## uart_top
module uart_top (
	input 		clk,    
	input 		rst_n,
	input 		uart_rx,
	output		uart_tx
);
clock: 3.12 ns
lec_check: 0
cap_margin: 20
cell_pad_in_sites_detail_placement: 0
core_aspect_ratio: 0.9
core_margin: 2
core_utilization: 72
cts_cluster_diameter: 358
cts_cluster_size: 20
hold_slack_margin: 0.28
place_density_lb_addon: 0.0
setup_slack_margin: 0.93
slew_margin: 20
tns_end_percent: 80
run.sh (not shown) runs the stock make flow with config.mk's settings and CLKGATE_MAP_FILE=.
The first run went through all stages and came out clean.
Change:
==> flow/config.mk (replaced) <==
export PLATFORM = sky130hd
export DESIGN_NAME = uart_top
export DESIGN_NICKNAME = uart_top
export VERILOG_FILES = /design/flow/design.v
export SDC_FILE = /design/flow/constraint.sdc
export NUM_CORES = 4
export LEC_CHECK = 0
export CAP_MARGIN = 20
export CORE_MARGIN = 2
export CORE_UTILIZATION = 72
export CTS_CLUSTER_DIAMETER = 104
export PLACE_DENSITY_LB_ADDON = 0.15
export SETUP_SLACK_MARGIN = 0.93
export SLEW_MARGIN = 20
Outcome:
- total power rises by 3.6%
- final area rises by 0.86%
- first-iteration DRC count rises by 13%
- routed wire length rises by 5.9%
- synthesized area is unchanged
- worst setup slack loses 0.047 ns
- worst hold slack gains 0.010 ns
- final cell count barely changes
- die size hardly moves
- via count rises by 4.2%
- sequential cell count is unchanged
Change:
--- a/flow/config.mk
+++ b/flow/config.mk
@@ -10,4 +10,6 @@
 export CORE_UTILIZATION = 72
 export CTS_CLUSTER_DIAMETER = 104
+export CTS_CLUSTER_SIZE = 14
+export HOLD_SLACK_MARGIN = 0.26
 export PLACE_DENSITY_LB_ADDON = 0.15
 export SETUP_SLACK_MARGIN = 0.93
Final area does not change. Register-to-register slack barely changes. Worst hold slack is unchanged. Total power stays the same. Non-clock buffer count is unchanged. Routed wire length is unchanged. Fmax does not change. Worst setup slack stays the same.
Change:
--- a/flow/config.mk
+++ b/flow/config.mk
@@ -6,10 +6,10 @@
 export NUM_CORES = 4
 export LEC_CHECK = 0
-export CAP_MARGIN = 20
+export CAP_MARGIN = 15
 export CORE_MARGIN = 2
 export CORE_UTILIZATION = 72
 export CTS_CLUSTER_DIAMETER = 104
 export CTS_CLUSTER_SIZE = 14
-export HOLD_SLACK_MARGIN = 0.26
+export HOLD_SLACK_MARGIN = 0.28
 export PLACE_DENSITY_LB_ADDON = 0.15
 export SETUP_SLACK_MARGIN = 0.93
After rerunning:
- design area stays the same
- via count stays the same
- wire length stays the same
- non-clock buffer count is unchanged
- register-to-register slack hardly moves
- combinational power is about the same
- count of clock-buffer cells in the layout does not change
Change:
--- a/flow/config.mk
+++ b/flow/config.mk
@@ -6,10 +6,11 @@
 export NUM_CORES = 4
 export LEC_CHECK = 0
-export CAP_MARGIN = 15
+export CAP_MARGIN = 20
+export CORE_ASPECT_RATIO = 0.91
 export CORE_MARGIN = 2
 export CORE_UTILIZATION = 72
-export CTS_CLUSTER_DIAMETER = 104
+export CTS_CLUSTER_DIAMETER = 28
 export CTS_CLUSTER_SIZE = 14
-export HOLD_SLACK_MARGIN = 0.28
+export HOLD_SLACK_MARGIN = -0.09
 export PLACE_DENSITY_LB_ADDON = 0.15
 export SETUP_SLACK_MARGIN = 0.93
- global-route usage goes up by 1.7 points
- setup slack hardly moves
- wire length climbs by about 5.3%
- critical path depth grows by 1
- worst hold slack improved by 0.011 ns
Change:
--- a/flow/config.mk
+++ b/flow/config.mk
@@ -10,8 +10,7 @@
 export CORE_MARGIN = 2
 export CORE_UTILIZATION = 72
-export CTS_CLUSTER_DIAMETER = 28
-export CTS_CLUSTER_SIZE = 14
-export HOLD_SLACK_MARGIN = -0.09
+export CTS_CLUSTER_DIAMETER = 104
+export CTS_CLUSTER_SIZE = 12
 export PLACE_DENSITY_LB_ADDON = 0.15
-export SETUP_SLACK_MARGIN = 0.93
+export SETUP_SLACK_MARGIN = 0.92
 export SLEW_MARGIN = 20
- register-to-register slack is about the same
- routed wire length went down by 2.0%
- die area stays the same
- clock-buffer cell count does not change
- first-iteration DRC count went up by 11%
- sequential cell count stays the same

========
== job 7824 ==
Starting RTL as in the previous note.
Settings: LEC_CHECK=0, CAP_MARGIN=20, CORE_MARGIN=2, CORE_UTILIZATION=43, CTS_CLUSTER_DIAMETER=323, CTS_CLUSTER_SIZE=98, PLACE_DENSITY=0.44, SLEW_MARGIN=20, TNS_END_PERCENT=20; clock period 20.0 ns.
Edits applied to the flow inputs when going from job 7824 to job 2947:
# job 7824
export LEC_CHECK = 0
export CAP_MARGIN = 20
export CORE_MARGIN = 2
export CORE_UTILIZATION = 43
export CTS_CLUSTER_DIAMETER = 323
export CTS_CLUSTER_SIZE = 98
export PLACE_DENSITY = 0.44
export SLEW_MARGIN = 20
export TNS_END_PERCENT = 20
create_clock -name core_clock -period 20.0 [get_ports {clk}]
# job 2947
export LEC_CHECK = 0
export CAP_MARGIN = 20
export CELL_PAD_IN_SITES_GLOBAL_PLACEMENT = 3
export CORE_MARGIN = 2
export CORE_UTILIZATION = 37
export CTS_CLUSTER_DIAMETER = 223
export CTS_CLUSTER_SIZE = 63
export PLACE_DENSITY = 0.39
export SLEW_MARGIN = 20
export TNS_END_PERCENT = 100
create_clock -name core_clock -period 20.0 [get_ports {clk}]
Findings:
Job 7824: full flow OK, the timing, DRC and antenna checks passed. Job 2947 closes out successfully: all stages finished, all timing, DRC and antenna checks passed. In job 2947, the total power came out about 8% above the value in job 7824. Number of gates resized after cts: job 2947 vs job 7824 identical. There was hardly any difference in xor/xnor share of the synthesized area between job 2947 and job 7824. Job 2947 vs job 7824: area growth from synthesis to layout up in job 2947. Worst-case headroom to the max-slew limit in job 2947 vs job 7824: up 0.80 points.
Here is what was changed in the inputs of job 5531 compared with job 2947.
# job 2947
export LEC_CHECK = 0
export CAP_MARGIN = 20
export CELL_PAD_IN_SITES_GLOBAL_PLACEMENT = 3
export CORE_MARGIN = 2
export CORE_UTILIZATION = 37
export CTS_CLUSTER_DIAMETER = 223
export CTS_CLUSTER_SIZE = 63
export PLACE_DENSITY = 0.39
export SLEW_MARGIN = 20
export TNS_END_PERCENT = 100
create_clock -name core_clock -period 20.0 [get_ports {clk}]
# job 5531
export LEC_CHECK = 0
export ABC_AREA = 1
export CAP_MARGIN = 20
export CORE_ASPECT_RATIO = 0.71
export CORE_MARGIN = 2
export CORE_UTILIZATION = 40
export CTS_CLUSTER_DIAMETER = 272
export SLEW_MARGIN = 20
export TNS_END_PERCENT = 5
create_clock -name core_clock -period 20.0 [get_ports {clk}]
==> results <==
- Job 5531 vs. job 2947: met3 track utilization from global routing moved down; clock buffer count rose by 2; sequential share of the synthesized area saw a decrease; number of well taps moved up; proportion of synthesized area in mux cells has decreased.
- Changes observed in job 5531 relative to job 2947: arrival time of data at the critical path endpoint grew by 0.49 ns; maximum frequency went down.
- Job 5531 reports its end of the critical path as uart_tx_m0.send_data_r[0] while job 2947 reports uart_rx_m0.recv_data_r[1].
#### Input delta (job 7240 over job 5531)
# job 5531
export LEC_CHECK = 0
export ABC_AREA = 1
export CAP_MARGIN = 20
export CORE_ASPECT_RATIO = 0.71
export CORE_MARGIN = 2
export CORE_UTILIZATION = 40
export CTS_CLUSTER_DIAMETER = 272
export SLEW_MARGIN = 20
export TNS_END_PERCENT = 5
create_clock -name core_clock -period 20.0 [get_ports {clk}]
# job 7240
export LEC_CHECK = 0
export ABC_AREA = 1
export CAP_MARGIN = 20
export CELL_PAD_IN_SITES_DETAIL_PLACEMENT = 1
export CELL_PAD_IN_SITES_GLOBAL_PLACEMENT = 2
export CORE_ASPECT_RATIO = 0.55
export CORE_MARGIN = 2
export CORE_UTILIZATION = 40
export CTS_CLUSTER_DIAMETER = 73
export CTS_CLUSTER_SIZE = 26
export GPL_ROUTABILITY_DRIVEN = 1
export HOLD_SLACK_MARGIN = 0.04
export SLEW_MARGIN = 35
export TNS_END_PERCENT = 20
create_clock -name core_clock -period 20.0 [get_ports {clk}]
Both conditions hold for job 7240: the flow ran to the end and the final layout passed the timing, DRC and antenna checks. Job 7240 against job 5531: total global routing track utilization grew by 5.2 points, routed wire length grew by about 40%, count of clock-net buffers in the final layout shrank by 2, combinational share of cell area held steady, clock network contribution to total cell area grew by 0.16 points.
diff inputs: job 7240 => job 4688
# job 7240
export LEC_CHECK = 0
export ABC_AREA = 1
export CAP_MARGIN = 20
export CELL_PAD_IN_SITES_DETAIL_PLACEMENT = 1
export CELL_PAD_IN_SITES_GLOBAL_PLACEMENT = 2
export CORE_ASPECT_RATIO = 0.55
export CORE_MARGIN = 2
export CORE_UTILIZATION = 40
export CTS_CLUSTER_DIAMETER = 73
export CTS_CLUSTER_SIZE = 26
export GPL_ROUTABILITY_DRIVEN = 1
export HOLD_SLACK_MARGIN = 0.04
export SLEW_MARGIN = 35
export TNS_END_PERCENT = 20
create_clock -name core_clock -period 20.0 [get_ports {clk}]
# job 4688
export LEC_CHECK = 0
export CAP_MARGIN = 20
export CORE_ASPECT_RATIO = 0.55
export CORE_MARGIN = 2
export CORE_UTILIZATION = 40
export SLEW_MARGIN = 35
create_clock -name core_clock -period 20.0 [get_ports {clk}]
### Flow results
- Looking at the reports, job 4688 completed the entire flow and the layout it produced met the timing, DRC and antenna checks.
- Comparing the two runs side by side, job 4688 comes out ahead of job 7240 on first-pass GRT wire length.
- Total area of sequential cells delta (job 4688 -> job 7240): insignificant
- Looking at routed length on met2 across job 4688 and job 7240, the one that comes out higher is job 7240.
- Taking job 7240 as the reference, in job 4688 wire length saw a decrease, total power went down by about 11%.
- Against job 7240, job 4688 comes in 0.62 points higher on utilization.
- For the count of inverters other than clock inverters in the layout, job 4688 came in about 80% lower than job 7240 did.
- Diff job 7240 -> job 4688: worst path setup slack after routing down 0.17 ns, final area saw a decrease.
Relative to job 4688, the following input files were edited for job 6897:
# job 4688
export LEC_CHECK = 0
export CAP_MARGIN = 20
export CORE_ASPECT_RATIO = 0.55
export CORE_MARGIN = 2
export CORE_UTILIZATION = 40
export SLEW_MARGIN = 35
create_clock -name core_clock -period 20.0 [get_ports {clk}]
# job 6897
export LEC_CHECK = 0
export ABC_AREA = 1
export CAP_MARGIN = 20
export CELL_PAD_IN_SITES_DETAIL_PLACEMENT = 1
export CELL_PAD_IN_SITES_GLOBAL_PLACEMENT = 3
export CORE_ASPECT_RATIO = 0.55
export CORE_MARGIN = 5
export CORE_UTILIZATION = 40
export CTS_CLUSTER_SIZE = 26
export GPL_ROUTABILITY_DRIVEN = 0
export HOLD_SLACK_MARGIN = 0.04
export SLEW_MARGIN = 35
export TNS_END_PERCENT = 20
create_clock -name core_clock -period 20.0 [get_ports {clk}]
Notes after the runs:
Job 6897 ended with more final worst hold slack than job 4688.
Job 4688 → job 6897: global-route usage increased 4.1 points; global routing usage on met3 increased by 0.48 points relative to the old numbers; met2 usage has increased.
Changes observed in job 6897 relative to job 4688: net count of the mapped netlist picked up an extra 29%, worst setup slack shrank by 0.11 ns.
Job 6897 went all the way through the flow, and no timing, DRC or antenna check failed.
Job 4688 | stages: all done | timing, DRC, antenna: all pass
Job 6897 — setup skew after layout 0.0054 ns lower, job 4688 as reference
Multiplexer share of the synthesized area (lower): job 6897
Compared with job 4688, job 6897 ends up with a larger final cell area.
In the tables for job 4688 and job 6897, maximum frequency reads higher with job 4688.
Static leakage power, job 6897 vs job 4688: up by more than 10%
Looking at slowest library cell on the worst path, the sky130_fd_sc_hd__nor3_2 result is from job 6897; the sky130_fd_sc_hd__nor2_1 one comes from job 4688.

========
The RTL this note starts from:
==> flow/design.v <==
module uart_rx#(
	parameter CLK_FRE 	= 50,
	parameter UART_RATE = 115200
	) (
	input 				clk,    
	input 				rst_n,
	output 	 			recv_en,	
	output reg 	[ 7:0] 	recv_data,	
	input 				rx_pin 
);
parameter  RATE_CNT = (CLK_FRE * 1000_000 / UART_RATE) - 1;
reg [10:0] clk_cnt;
localparam WAIT = 2'd0, START = 2'd1, RECV = 2'd2, STOP = 2'd3;
reg [1:0] state;
assign recv_en = clk_cnt == RATE_CNT * 3 / 2;
reg [ 7:0] recv_data_r;
reg [ 2:0] recv_cnt;
always@(posedge clk)
	if(!rst_n)begin
		state 		<= WAIT;
		clk_cnt 	<= 0;
		recv_data 	<= 0;
	end
	else
	case(state)
		WAIT:
			if(!rx_pin)begin 
				recv_cnt <= 'd0;
				state <= START;
			end
		START:begin 
			if(clk_cnt == RATE_CNT / 2)begin 
				clk_cnt <= 0;
				state <= RECV;
			end
			else
				clk_cnt <= clk_cnt + 1;
		end
		RECV:begin 
			if(clk_cnt == RATE_CNT)begin 
				clk_cnt <= 0;
				recv_data_r[recv_cnt] <= rx_pin;
				recv_cnt <= recv_cnt + 1;
				state <= (recv_cnt == 7 )?STOP : RECV ;
			end
			else
				clk_cnt <= clk_cnt + 1;
		end
		STOP:begin 
			recv_data <= recv_data_r;
			if(clk_cnt == RATE_CNT * 3 / 2)begin 
				clk_cnt <= 0;
				state <= WAIT;
			end
			else 
				clk_cnt <= clk_cnt + 1;
		end
	endcase
endmodule
module uart_tx#(
	parameter CLK_FRE 	= 50,
	parameter UART_RATE = 115200
	) (
	input 				clk,    
	input 				rst_n,
	input 				send_en ,	
	output 	 			send_busy ,	
	input 		[ 7:0] 	send_data ,	
	output reg 			tx_pin
);
parameter  RATE_CNT = (CLK_FRE * 1000_000 / UART_RATE) - 1;
reg [10:0] clk_cnt;
localparam WAIT = 2'd0, START = 2'd1, SEND = 2'd2, STOP = 2'd3;
reg [1:0] state;
assign send_busy = state != WAIT;
reg [ 7:0] send_data_r;
reg [ 2:0] send_cnt;
always@(posedge clk)
	if(!rst_n)begin
		state 	<= WAIT;
		clk_cnt <= 0;
		tx_pin 	<= 1;
	end
	else
	case(state)
		WAIT:
			if(send_en)begin 
				send_data_r <= send_data;
				send_cnt <= 'd0;
				state <= START;
			end
		START:begin 
			tx_pin <= 0;
			if(clk_cnt == RATE_CNT)begin 
				clk_cnt <= 0;
				state <= SEND;
			end
			else
				clk_cnt <= clk_cnt + 1;
		end
		SEND:begin 
			tx_pin <= send_data_r[send_cnt];
			if(clk_cnt == RATE_CNT)begin 
				clk_cnt <= 0;
				send_cnt <= send_cnt + 1;
				state <= (send_cnt == 7 )?STOP : SEND ;
			end
			else
				clk_cnt <= clk_cnt + 1;
		end
		STOP:begin 
			tx_pin <= 1;
			if(clk_cnt == RATE_CNT)begin 
				clk_cnt <= 0;
				state <= WAIT;
			end
			else
				clk_cnt <= clk_cnt + 1;
		end
	endcase
endmodule
module uart_top (
	input 		clk,    
	input 		rst_n,
	input 		uart_rx,
	output		uart_tx
);
parameter CLK_FRE 		= 50;
parameter UART_RATE 	= 115200;
localparam SEND = 2'd0, WAIT = 2'd1;
reg [1:0] state;
reg  [31:0] wait_cnt;
reg  [ 7:0] send_cnt;
reg  [ 7:0] send_data;
reg  	    send_en;
wire [ 7:0] recv_data;
wire 		recv_en;
wire 		send_busy;
parameter 	ENG_NUM  = 9; 
parameter 	CHE_NUM  = 2; 
parameter 	DATA_NUM = CHE_NUM * 3 + ENG_NUM;  
wire [ DATA_NUM * 8 - 1:0] char_data = {8'hE4,8'hBD,8'hA0,8'hE5,8'hA5,8'hBD,"  World","\r\n"};
wire [ 7:0] char_byte = (send_cnt < DATA_NUM) ? char_data[ (DATA_NUM - 1 - send_cnt) * 8 +: 8] : 8'h00;
always@(posedge clk)
	if(!rst_n)begin
		state 		<= SEND;
		wait_cnt 	<= 0;
		send_cnt 	<= 0;
		send_en 	<= 'b0;
	end
	else
	case(state)
		SEND:begin  
			if(send_cnt == DATA_NUM + 1)begin 
				send_en 	<= 'b0;
				send_cnt 	<=  0;
				state 		<= WAIT;
			end
			else if(!send_busy)begin
				send_en 	<= 'b1;
				send_data 	<= char_byte;
				send_cnt 	<= send_cnt + 1;
			end
		end
		WAIT: 
			if(wait_cnt == CLK_FRE * 1000_000)begin 
				wait_cnt <= 0;
				state <= SEND;
			end
			else begin
				send_en <= recv_en;
				send_data <= recv_data;
				wait_cnt <= wait_cnt + 1;
			end
	endcase
uart_tx #(
	.CLK_FRE 	(CLK_FRE 	),
	.UART_RATE 	(UART_RATE 	)
	)uart_tx_m0(
	.clk 		(clk 		),
	.rst_n 		(rst_n 		),
	.send_en 	(send_en 	),
	.send_busy 	(send_busy 	),
	.send_data 	(send_data 	),
	.tx_pin 	(uart_tx 	)
	);
uart_rx #(
	.CLK_FRE 	(CLK_FRE 	),
	.UART_RATE 	(UART_RATE 	)
	)uart_rx_m0(
	.clk 		(clk 		),
	.rst_n 		(rst_n 		),
	.recv_en 	(recv_en 	),
	.recv_data 	(recv_data 	),
	.rx_pin 	(uart_rx 	)
	);
endmodule
Settings: LEC_CHECK=0, ABC_AREA=1, CAP_MARGIN=20, CELL_PAD_IN_SITES_DETAIL_PLACEMENT=0, CELL_PAD_IN_SITES_GLOBAL_PLACEMENT=1, CORE_ASPECT_RATIO=1.18, CORE_MARGIN=2, CORE_UTILIZATION=34, CTS_CLUSTER_DIAMETER=130, CTS_CLUSTER_SIZE=40, GPL_ROUTABILITY_DRIVEN=1, HOLD_SLACK_MARGIN=0.19, MAX_ROUTING_LAYER=met4, MIN_ROUTING_LAYER=met2, PLACE_DENSITY_LB_ADDON=0.13, SETUP_SLACK_MARGIN=0.82, SLEW_MARGIN=10, TNS_END_PERCENT=60; clock period 6.52 ns.
The starting point completed without violations.
Rerun with:
ABC_AREA = unset   (was 1)
CELL_PAD_IN_SITES_DETAIL_PLACEMENT = unset   (was 0)
CELL_PAD_IN_SITES_GLOBAL_PLACEMENT = unset   (was 1)
CORE_ASPECT_RATIO = unset   (was 1.18)
CORE_UTILIZATION = 40   (was 34)
CTS_CLUSTER_DIAMETER = unset   (was 130)
CTS_CLUSTER_SIZE = unset   (was 40)
GPL_ROUTABILITY_DRIVEN = unset   (was 1)
HOLD_SLACK_MARGIN = unset   (was 0.19)
MAX_ROUTING_LAYER = unset   (was met4)
MIN_ROUTING_LAYER = unset   (was met2)
PLACE_DENSITY_LB_ADDON = unset   (was 0.13)
SETUP_SLACK_MARGIN = unset   (was 0.82)
SLEW_MARGIN = 20   (was 10)
TNS_END_PERCENT = unset   (was 60)
clock period = 20.0 ns   (was 6.52 ns; I/O delays follow)
=> The changed run produced a clean layout; area after synthesis is lower by 8.1%; synthesized cell count is lower by 23%; cell area is lower by 8.2%; die size is lower by 21%; total power is lower by 69%; wire length is lower by 25%.
Rerun with:
CELL_PAD_IN_SITES_GLOBAL_PLACEMENT = 1   (was unset)
CORE_UTILIZATION = 37   (was 40)
CTS_CLUSTER_DIAMETER = 168   (was unset)
CTS_CLUSTER_SIZE = 63   (was unset)
PLACE_DENSITY = 0.49   (was unset)
TNS_END_PERCENT = 100   (was unset)
Setup slack is better by 0.048 ns.
Design area went down by about 0.65%.
Register-to-register slack is worse by 0.10 ns.
Rerun with:
ABC_AREA = 1   (was unset)
CELL_PAD_IN_SITES_GLOBAL_PLACEMENT = unset   (was 1)
CORE_ASPECT_RATIO = 0.55   (was unset)
CORE_UTILIZATION = 40   (was 37)
CTS_CLUSTER_DIAMETER = unset   (was 168)
CTS_CLUSTER_SIZE = unset   (was 63)
GPL_ROUTABILITY_DRIVEN = 0   (was unset)
HOLD_SLACK_MARGIN = 0.04   (was unset)
PLACE_DENSITY = unset   (was 0.49)
SLEW_MARGIN = 35   (was 20)
TNS_END_PERCENT = unset   (was 100)
=>
- die area rose slightly
- setup slack loses 0.28 ns
- count of clock-buffer cells in the layout does not change
- design area grows by roughly a tenth
- global-route usage is higher by 2.4 points
- worst hold slack gains 0.014 ns
- clock skew hardly moves
- non-clock buffer count is lower by 1
- clock power stays flat
- total power increases by roughly a tenth
Rerun with:
ABC_AREA = unset   (was 1)
CORE_ASPECT_RATIO = unset   (was 0.55)
CORE_UTILIZATION = 43   (was 40)
CTS_CLUSTER_DIAMETER = 168   (was unset)
CTS_CLUSTER_SIZE = 98   (was unset)
GPL_ROUTABILITY_DRIVEN = unset   (was 0)
HOLD_SLACK_MARGIN = unset   (was 0.04)
PLACE_DENSITY = 0.49   (was unset)
SLEW_MARGIN = 20   (was 35)
TNS_END_PERCENT = 100   (was unset)
Clock-buffer cell count went up by 2.
Sequential power drops by a few percent.
Register-to-register slack loses 0.29 ns.
Power decreases by a little under a tenth.
Design area decreases by a little under a tenth.
Critical path depth stays the same.
Wire length went down by about a fifth.
Sequential share of layout area came out higher by 3.4 points.
Via count came out lower by about a fifth.
Clock skew hardly moves.
Power and IR drop assume default switching activity.
